==> v22: inputs <==
Design mainModule, start of the top module:
module mainModule(
		input clk, input reset,
		output [31:0] imem_addr, input [31:0] imem_data,
		output wb_alu_we, output [2:0] wb_alu_rd, output [31:0] wb_alu_data,
		output wb_mem_we, output [2:0] wb_mem_rd, output [7:0] wb_mem_data,
		output [3:0] flags
	);
Settings: LEC_CHECK=0, CAP_MARGIN=20, CELL_PAD_IN_SITES_GLOBAL_PLACEMENT=1, CORE_ASPECT_RATIO=0.5, CORE_MARGIN=9, CORE_UTILIZATION=65, CTS_CLUSTER_DIAMETER=327, CTS_CLUSTER_SIZE=90, HOLD_SLACK_MARGIN=0.28, MIN_ROUTING_LAYER=met1, PLACE_DENSITY=0.39, SETUP_SLACK_MARGIN=0.82, SLEW_MARGIN=20, TNS_END_PERCENT=20; clock period 6.96 ns.
run.sh (not shown) runs the stock make flow with config.mk's settings and CLKGATE_MAP_FILE=.
==> inputs of v33, as changes to v22 <==
CELL_PAD_IN_SITES_GLOBAL_PLACEMENT = 0   (was 1)
CORE_ASPECT_RATIO = 0.91   (was 0.5)
CORE_MARGIN = 2   (was 9)
CTS_CLUSTER_DIAMETER = 33   (was 327)
CTS_CLUSTER_SIZE = unset   (was 90)
HOLD_SLACK_MARGIN = unset   (was 0.28)
PLACE_DENSITY = unset   (was 0.39)
SETUP_SLACK_MARGIN = unset   (was 0.82)
TNS_END_PERCENT = 15   (was 20)
==> flow/constraint.sdc (replaced) <==
create_clock -name core_clock -period 3.68 [get_ports {clk}]
set_input_delay 0.7360 -clock core_clock [delete_from_list [all_inputs] [get_ports {clk}]]
set_output_delay 0.7360 -clock core_clock [all_outputs]
set_load 0.01 [all_outputs]
==> inputs of v1, as changes to v22 <==
CELL_PAD_IN_SITES_GLOBAL_PLACEMENT = unset   (was 1)
CORE_ASPECT_RATIO = unset   (was 0.5)
CORE_MARGIN = 2   (was 9)
CORE_UTILIZATION = 40   (was 65)
CTS_CLUSTER_DIAMETER = unset   (was 327)
CTS_CLUSTER_SIZE = unset   (was 90)
HOLD_SLACK_MARGIN = unset   (was 0.28)
MIN_ROUTING_LAYER = unset   (was met1)
PLACE_DENSITY = 0.6   (was 0.39)
SETUP_SLACK_MARGIN = unset   (was 0.82)
TNS_END_PERCENT = unset   (was 20)
==> flow/constraint.sdc (replaced) <==
create_clock -name core_clock -period 8.25 [get_ports {clk}]
set_input_delay 1.6500 -clock core_clock [delete_from_list [all_inputs] [get_ports {clk}]]
set_output_delay 1.6500 -clock core_clock [all_outputs]
set_load 0.01 [all_outputs]
==> inputs of v13, as changes to v22 <==
CELL_PAD_IN_SITES_GLOBAL_PLACEMENT = unset   (was 1)
CORE_ASPECT_RATIO = unset   (was 0.5)
CORE_MARGIN = 2   (was 9)
CORE_UTILIZATION = 72   (was 65)
CTS_CLUSTER_DIAMETER = unset   (was 327)
CTS_CLUSTER_SIZE = unset   (was 90)
HOLD_SLACK_MARGIN = unset   (was 0.28)
MIN_ROUTING_LAYER = unset   (was met1)
PLACE_DENSITY = 0.66   (was 0.39)
SETUP_SLACK_MARGIN = unset   (was 0.82)
TNS_END_PERCENT = unset   (was 20)
==> flow/constraint.sdc (replaced) <==
create_clock -name core_clock -period 5.78 [get_ports {clk}]
set_input_delay 1.1560 -clock core_clock [delete_from_list [all_inputs] [get_ports {clk}]]
set_output_delay 1.1560 -clock core_clock [all_outputs]
set_load 0.01 [all_outputs]
==> notes <==
v13 completed and failed the layout checks on setup timing. v22 never finished: it broke off in 3_1_place_gp_skip_io on GPL-0301. v1 produced a clean layout. v33 completed, yet does not pass: setup timing.
Wire length, highest first: v33, v1, v13.
Via count: v1 < v13 < v33.
Register-to-register slack: v1 > v13 > v33.
Of v13 and v33, v13 has the higher setup slack (gap 2.0 ns).
==> figures <==
Outcome: v1 complete, no violations; v13 finished with violations; v22 did not finish; v33 finished with violations
Failing step: v1 -; v13 -; v22 3_1_place_gp_skip_io; v33 -
Reasons for failing layout checks: v1 -; v13 setup timing; v22 -; v33 setup timing
Sequential-cell power consumption: v1 3.77 mW; v13 5.48 mW; v22 -; v33 8.26 mW
Max Transition Viols Final: v1 0; v13 0; v22 -; v33 0
R2R setup slack: v1 0.47 ns; v13 -0.43 ns; v22 -; v33 -2.47 ns
Maximum number of pins on one net before global-route repair: v1 202; v13 169; v22 -; v33 110
Number of antenna violations at the first check in global routing: v1 2; v13 8; v22 -; v33 2
Total number of vias: v1 33,300; v13 36,900; v22 -; v33 37,800
Cell Count Post-Placement: v1 5,220; v13 4,902; v22 -; v33 5,226
Layer with the highest usage after global routing: v1 met2; v13 met2; v22 -; v33 met2
Slew at the pin closest to its max-slew limit: v1 1.16 ns; v13 1.18 ns; v22 -; v33 1.27 ns
No activity file was given, so power comes from the tool's default toggle rates.
